== build 44 ==
## cpu_system
module cpu_system(
    input          clk,
    input          reset,
    output         imem_read,
    output [5:0]   imem_addr,
    input  [127:0] imem_rdata,
    input          imem_busywait,
    output         dmem_read,
    output         dmem_write,
    output [5:0]   dmem_addr,
    output [31:0]  dmem_wdata,
    input  [31:0]  dmem_rdata,
    input          dmem_busywait,
    output         ret_valid,
    output [31:0]  ret_pc,
    output         ret_rf_we,
    output [2:0]   ret_rf_waddr,
    output [7:0]   ret_rf_wdata
);
    wire [31:0] PC, INSTRUCTION;
    wire [7:0] ALU_RESULT, REGOUT1, CACHE_READDATA;
    wire READENABLE_CACHE, WRITEENABLE_CACHE, CACHE_BUSYWAIT, INSTRUCT_CACHE_BUSYWAIT;
    CPU myCPU(PC, INSTRUCTION, clk, reset, READENABLE_CACHE, WRITEENABLE_CACHE, ALU_RESULT, REGOUT1, CACHE_READDATA, CACHE_BUSYWAIT, INSTRUCT_CACHE_BUSYWAIT,
              ret_valid, ret_rf_we, ret_rf_waddr, ret_rf_wdata);
    Instruct_Cache_Controller myInstruct_Cache_Controller(PC[9:0], imem_busywait, imem_rdata, INSTRUCT_CACHE_BUSYWAIT, imem_read, INSTRUCTION, imem_addr, clk, reset);
    Cache_Controller myCache_Controller(ALU_RESULT, REGOUT1, dmem_rdata, dmem_busywait, READENABLE_CACHE, WRITEENABLE_CACHE,
                                        dmem_addr, dmem_wdata, dmem_read, dmem_write, CACHE_BUSYWAIT, CACHE_READDATA,
                                        clk, reset);
    assign ret_pc = PC;
endmodule
Size in the first run: about 1200 flip-flops, roughly 260 I/O pins, roughly 54000 µm² of cells after synthesis.
Settings: LEC_CHECK=0, CAP_MARGIN=20, CELL_PAD_IN_SITES_GLOBAL_PLACEMENT=0, CORE_MARGIN=2, CORE_UTILIZATION=70, CTS_CLUSTER_SIZE=20, GPL_ROUTABILITY_DRIVEN=1, MIN_ROUTING_LAYER=met1, PLACE_DENSITY_LB_ADDON=0.07, SLEW_MARGIN=20; clock period 5.42 ns.
run.sh (not shown) runs the stock make flow with config.mk's settings and CLKGATE_MAP_FILE=.
Build 44 never completed; the flow aborted with a tool error in global routing.
## Diff of input files: build 88 against build 44
- clearing PLACE_DENSITY_LB_ADDON, which used to be 0.07
- putting SETUP_SLACK_MARGIN at 2.1 where nothing was set
- putting MAX_ROUTING_LAYER at met4 where nothing was set
- putting TNS_END_PERCENT at 50 where nothing was set
- swapping 1 for 0 in GPL_ROUTABILITY_DRIVEN
- putting PLACE_DENSITY at 0.61 where nothing was set
- swapping 5.42 for 8.09 in the clock period (ns, I/O delays scaled along)
No crash in build 88: every stage finished, but the layout fails its final checks due to setup timing. Adder and majority cell fraction of the synthesized area: build 88 vs build 44 identical. Per the comparison of build 88 with build 44, area after synthesis roughly the same; number of gates resized after CTS saw a decrease; horizontal die size was more or less identical. Delta (build 88 minus build 44): worst setup slack after placement picked up an extra 1860 ps; post-detailed-placement half-perimeter wirelength lost about 16%; number of H-tree levels neither gained nor lost much; number of port buffers neither gained nor lost much. Sequential-to-total area share from yosys stat: build 44 vs build 88 identical. As far as post-synthesis xor/xnor area fraction goes, build 88 and build 44 are indistinguishable; the numbers are identical.
Inputs modified between build 88 and build 78:
- a deleted CTS_CLUSTER_SIZE that had been 20
- a deleted MIN_ROUTING_LAYER that had been met1
- a deleted CELL_PAD_IN_SITES_GLOBAL_PLACEMENT that had been 0
- a deleted GPL_ROUTABILITY_DRIVEN that had been 0
- a deleted TNS_END_PERCENT that had been 50
- a change of CORE_UTILIZATION from 70 to 61
- a deleted PLACE_DENSITY that had been 0.61
- a deleted SETUP_SLACK_MARGIN that had been 2.1
- a deleted MAX_ROUTING_LAYER that had been met4
- a change of the clock period (ns, I/O delays scaled along) from 8.09 to 5.4
==> comparison <==
To summarise build 78: no stage aborted, but the layout did not pass its checks, failing on setup timing.
Looking at number of cells in the finished layout apart from fillers across build 78 and build 88, the one that comes out lower is build 88.
The synthesis-to-layout area growth of build 78 exceeds that of build 88 by 4.3 points.
Relative max-transition margin: build 78 vs build 88 up 8.4 points
On number of multi-input combinational cells in the layout, build 78 and build 88 are basically level.
Relative to build 88, core utilization decreased by 8.7 points in build 78.
The portion of total power attributed to combinational logic was comparable across build 78 and build 88.
Diff build 78 and build 88: pin count of the biggest net entering global routing higher in build 88
What build 68 does differently from build 78 at the input level:
- putting SETUP_SLACK_MARGIN at 0.83 where nothing was set
- putting CTS_CLUSTER_SIZE at 17 where nothing was set
- swapping 61 for 66 in CORE_UTILIZATION
### Flow results
- Compared to build 78, build 68 was floorplanned on a smaller die.
- Diff build 78 -> build 68 | worst setup timing slack at the placement stage | increase of 91 ps
- Looking at routed wire length, build 68 sits 35000 µm above build 78.
- [flow] build 68 | stages: complete | final checks: fail | reason: setup timing
- In the flow results for build 68 and build 78, the arrival time at the worst endpoint is smaller on build 78.
- Taking build 78 as the reference, in build 68 final hold slack climbed 20 ps; clock transition at the registers of the reported paths barely changed; register fraction of the total cell area dropped 0.45 points.
- Build 68 gives more total leakage power than build 78 did.
- Taking build 78 as the reference, in build 68 part of the power in the clock network higher, total routing resource utilization after global routing shows an increase of 8.7 points, final area picked up an extra about 0.9%.
--- input diff build 68..build 60 ---
- putting GPL_ROUTABILITY_DRIVEN at 0 where nothing was set
- swapping 0.83 for 1.57 in SETUP_SLACK_MARGIN
- putting MIN_ROUTING_LAYER at met1 where nothing was set
- swapping 66 for 61 in CORE_UTILIZATION
- putting PLACE_DENSITY_LB_ADDON at 0.01 where nothing was set
- putting CELL_PAD_IN_SITES_GLOBAL_PLACEMENT at 1 where nothing was set
- swapping 17 for 34 in CTS_CLUSTER_SIZE
--- outcome ---
FAIL for each of build 60 and build 68. Nothing crashed in build 68 and all stages finished; the problem is that the final layout failed, the offending checks being setup timing. mux4_2 as the highest-delay cell along the critical path was reported by build 68, and a222oi_1 by build 60. Summary of build 60 over build 68: height of the chip went up 4.0%; net load switching power moved down; number of fill cells in the layout now larger; achievable clock frequency higher.

---

Setup of run A:
Starting RTL as in the previous note.
Design cpu_system, start of the top module:
module cpu_system(
    input          clk,
    input          reset,
    output         imem_read,
    output [5:0]   imem_addr,
    input  [127:0] imem_rdata,
    input          imem_busywait,
    output         dmem_read,
    output         dmem_write,
    output [5:0]   dmem_addr,
    output [31:0]  dmem_wdata,
    input  [31:0]  dmem_rdata,
    input          dmem_busywait,
    output         ret_valid,
    output [31:0]  ret_pc,
    output         ret_rf_we,
    output [2:0]   ret_rf_waddr,
    output [7:0]   ret_rf_wdata
);
clock: 5.4 ns
lec_check: 0
cap_margin: 40
core_margin: 2
core_utilization: 66
cts_cluster_diameter: 352
cts_cluster_size: 17
hold_slack_margin: 0.27
place_density_lb_addon: 0.0
setup_slack_margin: 1.29
slew_margin: 20
tns_end_percent: 10
The flow for run A finished, though final verification flagged setup timing.
Modified inputs, run B compared to run A
Settings: CAP_MARGIN changed from 40 to 20; HOLD_SLACK_MARGIN changed from 0.27 to 0.3; TNS_END_PERCENT removed (was 10); CORE_UTILIZATION changed from 66 to 70; SETUP_SLACK_MARGIN changed from 1.29 to 0.65; CTS_CLUSTER_SIZE changed from 17 to 49; CTS_CLUSTER_DIAMETER removed (was 352).
==> comparison <==
Status(run B) = ERROR, stage = 5_1_grt. Taking run B as 1.0, run A lands at 0.76 on number of buffers inserted by post-CTS setup repair. In the reports for run A and run B, the smaller total cell area at the placement stage belongs to run A. Run B against run A; placed instance count is down slightly. Compared with run A, run B shows a last weighted congestion value of the routability-driven placer that is about 3% lower. Changes observed in run B relative to run A: number of clock buffers inserted by TritonCTS grew by about 40%, chip area dropped 5.6%, number of placed I/O pins stayed essentially flat, pre-CTS worst setup slack increased by 0.18 ns relative to the old numbers.
Here is what was changed in the inputs of run C compared with run B.
Settings: SETUP_SLACK_MARGIN now 1.29, was 0.65; CTS_CLUSTER_DIAMETER now 352, previously not set; CTS_CLUSTER_SIZE now 17, was 49; CAP_MARGIN now 40, was 20; HOLD_SLACK_MARGIN no longer set, was 0.3; PLACE_DENSITY_LB_ADDON no longer set, was 0.0; CORE_UTILIZATION now 66, was 70.
### Flow results
- Complete run, failing final checks: run C, reason setup timing.
- Comparing run B against run C, there is no change at all in number of buffers added to fix hold violations after cts.
- Run C vs. run B: width of the chip went up 2.9%; area of the core now sits higher; initial core utilization dropped 4.0 points; cell total after placement grew by about 0.7%.
## Diff of input files: run D against run C
Settings: a deleted CTS_CLUSTER_SIZE that had been 17; a change of CAP_MARGIN from 40 to 20; a change of CORE_UTILIZATION from 66 to 40; a deleted SETUP_SLACK_MARGIN that had been 1.29; a deleted CTS_CLUSTER_DIAMETER that had been 352; a change of the clock period (ns, I/O delays scaled along) from 5.4 to 9.72.
==> results <==
Run D ran to completion and came out clean on the timing, DRC and antenna checks.
Run D improves on run C in total number of vias.
Min first-pass GRT wire length across run D and run C: run D
Of run D and run C, the run reporting the higher number of antenna violations at the first check in global routing was run D.
There was hardly any difference in synthesized instance count between run C and run D.
| longest individual stage delay on the worst path | run D vs run C | ≈ equal |
Run C reports its end of the critical path as ret_rf_wdata[7] while run D reports ret_rf_wdata[1].
Run D against run C; routed length on met1 is up by a few percent.
Changes in run E relative to run D:
Settings: GPL_TIMING_DRIVEN newly set to 0; CELL_PAD_IN_SITES_DETAIL_PLACEMENT newly set to 1; CORE_UTILIZATION changed from 40 to 72; TNS_END_PERCENT newly set to 75; the clock period (ns, I/O delays scaled along) changed from 9.72 to 9.0.
### Flow results
The flow ended early for run E: it failed with a tool error in 3_5_place_dp.
As of run E, number of placement rows had fallen by more than a quarter compared to run D.
Comparing run E against run D, there is no change at all in count of unique library cells instantiated by Yosys.
Re post-synthesis instance total: no difference whatsoever between run E and run D.
Summary — final weighted congestion of routability-driven global placement, run E relative to run D: higher, by 11%.

---

## job 9751
cpu_system again, from the RTL that the note above started with.
// cpu_system
module cpu_system(
    input          clk,
    input          reset,
    output         imem_read,
    output [5:0]   imem_addr,
    input  [127:0] imem_rdata,
    input          imem_busywait,
    output         dmem_read,
    output         dmem_write,
    output [5:0]   dmem_addr,
    output [31:0]  dmem_wdata,
    input  [31:0]  dmem_rdata,
    input          dmem_busywait,
    output         ret_valid,
    output [31:0]  ret_pc,
    output         ret_rf_we,
    output [2:0]   ret_rf_waddr,
    output [7:0]   ret_rf_wdata
);
Settings: LEC_CHECK=0, CAP_MARGIN=20, CORE_MARGIN=2, CORE_UTILIZATION=58, SLEW_MARGIN=20; clock period 5.4 ns.
Completing all stages was not enough for job 9751: its layout failed the final checks because of negative setup slack.
Input changes introduced in job 4183 (baseline for comparison: job 9751):
Settings: PLACE_DENSITY_LB_ADDON newly set to 0.0; CORE_UTILIZATION changed from 58 to 70; CTS_CLUSTER_SIZE newly set to 50; HOLD_SLACK_MARGIN newly set to 0.29; SETUP_SLACK_MARGIN newly set to 1.42.
## What came out
- Re post-synthesis area per instance: no difference whatsoever between job 9751 and job 4183.
- Measured against each other, job 4183 and job 9751 differ in cell area after placement, the higher figure coming from job 9751.
- Comparing job 9751 against job 4183, there is no change at all in hold buffer count at CTS.
- Job 4183 vs job 9751 on clock buffer count from CTS: job 4183 is the lower one.
- Job 4183 is listed as incomplete: the tool reported an error in global routing (5_1_grt) and the run ended there.
- Higher initial core utilization goes to job 4183 over job 9751.
- Total setup buffers inserted after CTS in job 4183 is 3.0% below job 9751.
- The final reports for job 4183 and job 9751 show vertical extent of the die lower in the former.
- Floorplan die area (job 4183 / job 9751): 0.831
- Number of gates given a new drive strength after cts: lower on job 4183
- The number of placement rows in job 4183 is 0.910 times that in job 9751.
For job 5062, these inputs were changed with respect to job 4183:
Settings: clearing CTS_CLUSTER_SIZE, which used to be 50; clearing HOLD_SLACK_MARGIN, which used to be 0.29; clearing PLACE_DENSITY_LB_ADDON, which used to be 0.0; clearing SETUP_SLACK_MARGIN, which used to be 1.42; swapping 70 for 60 in CORE_UTILIZATION.
==> comparison <==
The remaining runs in job 4183 and job 5062 completed every stage, whereas job 4183 halted early.
FAIL job 4183 @ global routing (5_1_grt): tool exited with error
In job 5062 the implementation completed, yet the final layout does not meet the checks, the culprit being negative setup slack.
Comparing job 5062 against job 4183, there is no change at all in area after synthesis.
Compared with job 4183, job 5062 shows number of cells in the design after placement that has gone up by a few percent.
Taking job 4183 as the reference point, the number of CTS-inserted buffers of job 5062 rises by 5.
Synthesis area per yosys: job 5062 vs job 4183 — no meaningful difference
In the tables for job 4183 and job 5062, total half-perimeter wirelength after legalization and detailed placement reads lower with job 5062.
The lower die size came out of job 4183.
Post-CTS setup buffer count, job 4183 and job 5062, higher one = job 5062.
The following lists how job 7476 was set up differently from job 5062:
Settings: a change of CORE_UTILIZATION from 60 to 30; a change of the clock period (ns, I/O delays scaled along) from 5.4 to 11.6.
[summary]
- Comparing job 7476 and job 5062, the one run not ending clean was job 5062.
- The layout from job 5062, despite a flow that completed every stage, fails the layout checks, with the failing checks listed as negative setup slack.
- Going from job 5062 to job 7476, delay contributed by the slowest stage of the critical path rose 0.30 ns, die size rose about 100%, antenna diode count fell 6, number of well taps rose about 100%.
- Job 7476 against job 5062: worst slack after detailed placement grew by 3.57 ns, period utilization shrank by 63 points, core utilization shrank by 44 points, switching power shrank by 59%.
- Relative to job 5062, sequential share of layout area has increased by 6.0 points in job 7476.
- Number of setup buffers added after CTS in job 7476 is 122 lower than in job 5062
- Between job 7476 and job 5062, the slack of the critical path is higher for job 7476.

---

cpu_system again, from the RTL that the note above started with.
clock: 3.46 ns
lec_check: 0
abc_area: 0
cap_margin: 20
core_margin: 2
core_utilization: 70
cts_cluster_size: 39
setup_slack_margin: 0.96
slew_margin: 20
The baseline died in 5_1_grt.
Rerun with:
- ABC_AREA: 0 -> default
- CORE_UTILIZATION: 70 -> 40
- CTS_CLUSTER_SIZE: 39 -> default
- SETUP_SLACK_MARGIN: 0.96 -> default
- clock period: 3.46 -> 5.37 ns (I/O delays scaled with it)
With this change the flow ran to the end with violations: setup timing.
Synthesized cell count does not change.
Area after synthesis stays the same.
Die size goes up by well over a third.
Rerun with:
- CORE_UTILIZATION: 40 -> 70
- CTS_CLUSTER_SIZE: default -> 14
- clock period: 5.37 -> 3.25 ns (I/O delays scaled with it)
Now the flow did not get past 5_1_grt.
Synthesized area does not change.
Die area decreases by 42%.
Synthesized cell count stays the same.
Rerun with:
- ABC_AREA: default -> 1
- CTS_CLUSTER_SIZE: 14 -> 39
- PLACE_DENSITY_LB_ADDON: default -> 0.14
- SETUP_SLACK_MARGIN: default -> 0.74
- clock period: 3.25 -> 2.6 ns (I/O delays scaled with it)
Outcome:
- The changed run stopped in 5_1_grt (GRT-0232)
- area after synthesis rises by about 4.5%
- synthesized cell count goes up by 52%
- die size climbs by about 4.4%
Rerun with:
- ABC_AREA: 1 -> default
- CELL_PAD_IN_SITES_DETAIL_PLACEMENT: default -> 1
- CORE_UTILIZATION: 70 -> 40
- CTS_CLUSTER_SIZE: 39 -> default
- PLACE_DENSITY_LB_ADDON: 0.14 -> default
- SETUP_SLACK_MARGIN: 0.74 -> default
- clock period: 2.6 -> 9.0 ns (I/O delays scaled with it)
=>
- Now the flow reached the layout checks and failed them: setup timing
- synthesized area went down by a few percent
- die size went up by well over a third
- synthesized cell count went down by a quarter to a third

---

Starting RTL as in the previous note.
export LEC_CHECK = 0
export CAP_MARGIN = 20
export CELL_PAD_IN_SITES_GLOBAL_PLACEMENT = 1
export CORE_MARGIN = 2
export CORE_UTILIZATION = 46
export CTS_CLUSTER_SIZE = 34
export GPL_ROUTABILITY_DRIVEN = 0
export GPL_TIMING_DRIVEN = 0
export MAX_ROUTING_LAYER = met4
export MIN_ROUTING_LAYER = met1
export PLACE_DENSITY = 0.61
export SLEW_MARGIN = 20
export TNS_END_PERCENT = 30
create_clock -name core_clock -period 15.1 [get_ports {clk}]
The baseline completed with no timing, DRC or antenna violations.
Then changed:
Settings changed: GPL_TIMING_DRIVEN 0 to unset, MAX_ROUTING_LAYER met4 to unset, TNS_END_PERCENT 30 to unset.
=>
- setup slack gains 1.0 ns
- worst hold slack barely changes
- die size is unchanged
- final cell count shrinks by 3.8%
- core utilization shrinks by 1.6 points
- routed wire length shrinks by 9.1%
Then changed:
Settings changed: CELL_PAD_IN_SITES_GLOBAL_PLACEMENT 1 to unset, CORE_UTILIZATION 46 to 66, CTS_CLUSTER_SIZE 34 to unset, GPL_ROUTABILITY_DRIVEN 0 to unset, MIN_ROUTING_LAYER met1 to unset, PLACE_DENSITY 0.61 to unset.
Clock period 15.1 ns to 4.8 ns, I/O delays scaled along.
With this change the flow completed, yet does not pass: setup timing.
Power rose to 3.4 times its value.
Non-clock buffer count goes up by 746.
Design area climbs by 13%.
Routed wire length grows by 43%.
Setup slack gets worse by 5.2 ns.
Cell count rose by 5.1%.
Power is estimated from default activity; no workload was simulated.
